Setup of run A:
==> flow/design.v <==
 `timescale 1ns / 1ps
module calc_logic(
   input clk,
   input rst,
   input [4:0] keycode,
   input newkey,
   output [15:0] Xdisplay,
   output LED_NEG_digit,
   output LED_OVW
   );
   localparam[4:0] KEY_CE = 5'b01100,
                   KEY_CA = 5'b00100,
                   KEY_MULTI = 5'b01001,
                   KEY_SUB = 5'b01010,
                   KEY_ADD = 5'b01011,
                   KEY_SQR = 5'b00001,
                   KEY_CH_SIGN = 5'b00010,
                   KEY_EQUALS = 5'b00011;
   reg signed [17:0] X, nextX, Y, nextY, ANS;
   reg [1:0] OP, nextOP;
   wire ADD = (OP == KEY_ADD [1:0]);
   wire SUB = (OP == KEY_SUB [1:0]);
   wire MULTI = (OP == KEY_MULTI [1:0]);        
   wire OP_T2 = (newkey && (keycode[4:2] == 3'b010) );
   wire CA = (newkey && (keycode == KEY_CA) );             
   wire CE = (newkey && (keycode == KEY_CE) );
   wire digit = (newkey && (keycode[4] == 1'b1) );
   wire EQUALS = (newkey && (keycode == KEY_EQUALS) );
   wire SQR = (newkey && (keycode == KEY_SQR) );
   wire CH_SIGN = (newkey && (keycode == KEY_CH_SIGN) );
   wire [6:0] CONTROL = {CE, CA, OP_T2, digit, EQUALS, SQR, CH_SIGN};  
   wire signed [17:0] ANS_ADD, ANS_MULTI, ANS_SUB, ANS_SQR, ANS_CH_SIGN;
   assign ANS_ADD = X+Y;
   assign ANS_SUB = Y-X;
   assign ANS_MULTI = X*Y;
   assign ANS_SQR = X*X;
   assign ANS_CH_SIGN = X*-1;  
   assign LED_OVW = X[16]; 
   assign Xdisplay = X[15:0];
   assign LED_NEG_digit = X[17];  
   always @ (ADD, MULTI, SUB, ANS_ADD, ANS_MULTI, ANS_SUB, X)
       case({ADD, SUB, MULTI})
           3'b100: ANS = ANS_ADD;
           3'b010: ANS = ANS_SUB;
           3'b001: ANS = ANS_MULTI;
           default: ANS = X;
       endcase   
   always @ (CONTROL, X, keycode, ANS, ANS_SQR, ANS_CH_SIGN)
       casez(CONTROL)
           7'b1000000: nextX = 18'b0;
           7'b?1?????: nextX = 18'b0;
           7'b0010000: nextX = 18'b0;
           7'b0001000: nextX = {X[12:0], keycode[3:0]};  
           7'b0000100: nextX = ANS;
           7'b0000010: nextX = ANS_SQR;
           7'b0000001: nextX = ANS_CH_SIGN;
           default: nextX = X;
       endcase
   always @ (posedge clk or posedge rst)
   begin
       if(rst) X <= 18'b0;
       else X <= nextX;
   end
   always @ (OP_T2, CA, Y, X)
       case({OP_T2, CA})
           2'b00: nextY = Y;
           2'b10: nextY = X;
           default: nextY = 18'b0;
       endcase
   always @ (posedge clk or posedge rst)
     begin
         if(rst) Y <= 18'b0;
         else Y <= nextY;
     end
   always @ (OP_T2, CA, keycode, OP)
       case({OP_T2, CA})
           2'b00: nextOP = OP;
           2'b10: nextOP = keycode[1:0];
           default: nextOP = 2'b0;
       endcase
   always @ (posedge clk or posedge rst)
     begin
         if(rst) OP <= 2'b0;
         else OP <= nextOP;
     end
   endmodule
clock: 8.0 ns
lec_check: 0
abc_area: 1
cap_margin: 20
cell_pad_in_sites_detail_placement: 2
cell_pad_in_sites_global_placement: 2
core_aspect_ratio: 1.25
core_margin: 5
core_utilization: 40
cts_cluster_diameter: 359
cts_cluster_size: 61
gpl_routability_driven: 0
place_density: 0.47
slew_margin: 40
run.sh (not shown) runs the stock make flow with config.mk's settings and CLKGATE_MAP_FILE=.
Run A finished end to end and its layout was clean on timing, DRC and antenna.
Inputs modified between run A and run B:
- CELL_PAD_IN_SITES_DETAIL_PLACEMENT removed (was 2)
- CELL_PAD_IN_SITES_GLOBAL_PLACEMENT removed (was 2)
- CORE_UTILIZATION changed from 40 to 72
- PLACE_DENSITY removed (was 0.47)
- SLEW_MARGIN changed from 40 to 20
- CTS_CLUSTER_DIAMETER removed (was 359)
- ABC_AREA removed (was 1)
- CORE_ASPECT_RATIO changed from 1.25 to 0.55
- CORE_MARGIN changed from 5 to 2
- GPL_ROUTABILITY_DRIVEN removed (was 0)
- CTS_CLUSTER_SIZE removed (was 61)
Notes after the runs:
- The most congested layer reported by global routing comes out met1 in one run and met2 in the other, namely in run B and run A respectively.
- Compared with run A, in run B final design instance area without fill down about 10%, clock power fell by about 4%.
- When the final numbers for run A and run B were put side by side, the number of signal-net inverters in the final layout turned out to be smaller in run B.
- Run A has higher die boundary height than run B.
- Cmp run A and run B / sequential cell power / lower: run B
- From run A to run B the numbers moved as follows: worst setup margin shows a reduction of 0.043 ns, multi-input gate share of total cell area went up 7.7 points, global-route usage now sits higher, total leakage power shows a reduction of 23%.
The inputs of run C differ from those of run B as listed below.
- putting TNS_END_PERCENT at 55 where nothing was set
- swapping 72 for 28 in CORE_UTILIZATION
- putting CELL_PAD_IN_SITES_GLOBAL_PLACEMENT at 1 where nothing was set
- putting HOLD_SLACK_MARGIN at -0.04 where nothing was set
- swapping 2 for 4 in CORE_MARGIN
- putting SETUP_SLACK_MARGIN at 2.19 where nothing was set
- putting CTS_CLUSTER_DIAMETER at 264 where nothing was set
- putting GPL_ROUTABILITY_DRIVEN at 0 where nothing was set
- putting ABC_AREA at 1 where nothing was set
Results
Run C against run B: sequential share of layout area fell 0.70 points, first-pass GRT wire length increased by 40% relative to the old numbers, area of the die up about 180%. In the metrics for run C and run B, the one carrying the higher post-detailed-route via-to-cell ratio is run B. [compare] base=run B new=run C: share of the core filled with cells shows a reduction of 46 points; total power increased by about 30% relative to the old numbers; longest individual stage delay on the worst path lower. On CTS buffer count, run C and run B are basically level. Changes observed in run C relative to run B: least setup slack across all paths after layout climbed 0.80 ns; starting utilization of the core area saw a decrease; routed wire length went up 52%.
#### Input delta (run D over run C)
- removing HOLD_SLACK_MARGIN (formerly -0.04)
- changing CORE_MARGIN from 4 to 2
- changing CTS_CLUSTER_DIAMETER from 264 to 385
- changing SETUP_SLACK_MARGIN from 2.19 to -0.77
- changing CORE_UTILIZATION from 28 to 40
- setting CTS_CLUSTER_SIZE to 15 for the first time
- removing TNS_END_PERCENT (formerly 55)
- removing GPL_ROUTABILITY_DRIVEN (formerly 0)
- removing CORE_ASPECT_RATIO (formerly 0.55)
- removing CELL_PAD_IN_SITES_GLOBAL_PLACEMENT (formerly 1)
- removing ABC_AREA (formerly 1)
- In the tables for run D and run C, first-iteration DRC count reads higher with run C.
- Pre-CTS worst setup slack sits higher in run D than in run C.
- Final-layout clock buffer total: lower on run D
- Run D ended with every stage complete and zero timing, DRC or antenna violations.
- Run D and run C ended up with roughly the same data required time at the worst endpoint.
- Cmp run D and run C / post-cts repair resize count / higher: run C
Inputs modified between run D and run E:
- clearing SETUP_SLACK_MARGIN, which used to be -0.77
- swapping 2 for 5 in CORE_MARGIN
- putting GPL_ROUTABILITY_DRIVEN at 0 where nothing was set
- putting ABC_AREA at 1 where nothing was set
- swapping 15 for 61 in CTS_CLUSTER_SIZE
- swapping 20 for 40 in SLEW_MARGIN
- putting CORE_ASPECT_RATIO at 1.25 where nothing was set
- swapping 385 for 359 in CTS_CLUSTER_DIAMETER
- putting CELL_PAD_IN_SITES_GLOBAL_PLACEMENT at 2 where nothing was set
Findings:
Going from run D to run E, fraction of power consumed by combinational cells grows by 8.2 points. Summary of run E over run D: cell area power density increased by 6.9% relative to the old numbers; total design power increased by about 16% relative to the old numbers; total length of routed met2 wires increased by 6500 um relative to the old numbers. Compared to run D, run E has part of the power in registers 1.0 points lower. Run E: post-route clock period utilization 2.5 points below run D. In run E, the post-synthesis share of cell area spent on and, or, nand and nor gates came out 5.7 points above the value in run D. [run E vs run D] sequential standard cell area: higher in run E. Relative area change from synthesis to final layout on run E is down relative to run D.
The inputs of run F differ from those of run E as listed below.
- CORE_MARGIN changed from 5 to 4
- SETUP_SLACK_MARGIN newly set to 2.19
- SLEW_MARGIN changed from 40 to 20
- CTS_CLUSTER_DIAMETER changed from 359 to 264
- CORE_UTILIZATION changed from 40 to 28
- CORE_ASPECT_RATIO changed from 1.25 to 0.55
- CELL_PAD_IN_SITES_GLOBAL_PLACEMENT changed from 2 to 1
- CTS_CLUSTER_SIZE removed (was 61)
- GPL_ROUTABILITY_DRIVEN removed (was 0)
### Flow results
Global-route wire length before repair (higher): run F
Worst setup path startpoint: X[5] -> run E, Y[3] -> run F
Note that the final area recorded for run E amounts to 0.923 times the value seen in run F.
Synthesized flop and latch total of run E is on par with run F.


== JK ==
Starts from the design.v that is shown in full above.
Settings: LEC_CHECK=0, ABC_AREA=0, CAP_MARGIN=40, CELL_PAD_IN_SITES_DETAIL_PLACEMENT=0, CORE_ASPECT_RATIO=0.72, CORE_MARGIN=2, CORE_UTILIZATION=72, CTS_CLUSTER_DIAMETER=39, CTS_CLUSTER_SIZE=33, MIN_ROUTING_LAYER=met1, PLACE_DENSITY=0.66, SETUP_SLACK_MARGIN=0.89, SLEW_MARGIN=20, TNS_END_PERCENT=70; clock period 5.84 ns.
Completing all stages was not enough for JK: its layout failed the final checks because of setup timing.
Relative to JK, the following input files were edited for MS:
Settings: removing PLACE_DENSITY (formerly 0.66); removing ABC_AREA (formerly 0); removing SETUP_SLACK_MARGIN (formerly 0.89); removing CORE_ASPECT_RATIO (formerly 0.72); removing CELL_PAD_IN_SITES_DETAIL_PLACEMENT (formerly 0); removing MIN_ROUTING_LAYER (formerly met1); changing CAP_MARGIN from 40 to 20; changing CORE_UTILIZATION from 72 to 58; removing TNS_END_PERCENT (formerly 70); removing CTS_CLUSTER_DIAMETER (formerly 39); removing CTS_CLUSTER_SIZE (formerly 33); changing the clock period (ns, I/O delays scaled along) from 5.84 to 6.6.
[summary]
- Diff JK -> MS: cell count saw a decrease, aggregate routed wire length went down about 16%, logic gate share of total power went down by 4.2 points, signed area change from the synthesized netlist to the final layout decreased 10 points, final area shows a reduction of 8.8%.
- Final max-slew violation count: MS vs JK identical
- MS finished end to end and its layout was clean on timing, DRC and antenna.
[inputs] AL vs MS
Settings: putting PLACE_DENSITY_LB_ADDON at 0.0 where nothing was set; swapping 58 for 72 in CORE_UTILIZATION; swapping 6.6 for 5.53 in the clock period (ns, I/O delays scaled along).
The layout from AL, despite a flow that completed every stage, fails the layout checks, with the failing checks listed as setup timing.
On AL: layout overhead on the synthesized area is 12 points higher than what MS gave.
Reported for AL and MS, aoi/oai-family share of the synthesized area turned out identical to the last digit.
Re power: AL and MS aren't equal, and the higher value belongs to AL.
AL ends up with a actual transition at the worst max-transition pin that is 0.059 ns lower than in MS.
The inputs of TR differ from those of AL as listed below.
Settings: CTS_CLUSTER_SIZE: unset -> 72; SETUP_SLACK_MARGIN: unset -> 1.63; the clock period (ns, I/O delays scaled along): 5.53 -> 5.59.
Results
TR finished all stages; however, its layout fails the closing checks, the failures being setup timing. Ran to the end and failed final checks on setup timing: AL. Number of buffers other than clock buffers in the final layout of TR falls short of that of AL by more than a quarter. Summary of TR over AL: via count now smaller; wire length now smaller; cell count listed in synth_stat.txt comparable; post-synthesis to final-layout area growth now smaller; sequential share of cell area comparable. Comparing TR against AL, there is no change at all in number of hold violations in the final report. TR vs. AL: combinational power decreased about 5%; worst hold slack increased 0.0091 ns; cell area after layout decreased 110 sq um; post-layout minimum cycle time decreased 0.41 ns.
What PW does differently from TR at the input level:
Settings: CORE_UTILIZATION changed from 72 to 40; CTS_CLUSTER_SIZE removed (was 72); PLACE_DENSITY_LB_ADDON removed (was 0.0); SETUP_SLACK_MARGIN removed (was 1.63); the clock period (ns, I/O delays scaled along) changed from 5.59 to 8.0.
### Flow results
PW finished all stages; the layout is clean. In the flow results for PW and TR, the non-clock buffer count is larger on TR. In the reports for PW and TR, the larger internal power belongs to TR. Of the two values seen for worst-path cell with the longest stage delay, sky130_fd_sc_hd__fa_1 was produced by TR and sky130_fd_sc_hd__dfrtp_1 by PW. The higher portion of the clock cycle consumed by the worst path in the final layout of PW and TR is in TR. Diff TR -> PW: area of all placed cells without fillers has decreased; clock network latency to the later pin of the worst-skew pair has remained practically unchanged; netlist area before placement has remained practically unchanged.
No activity file was given, so power comes from the tool's default toggle rates.
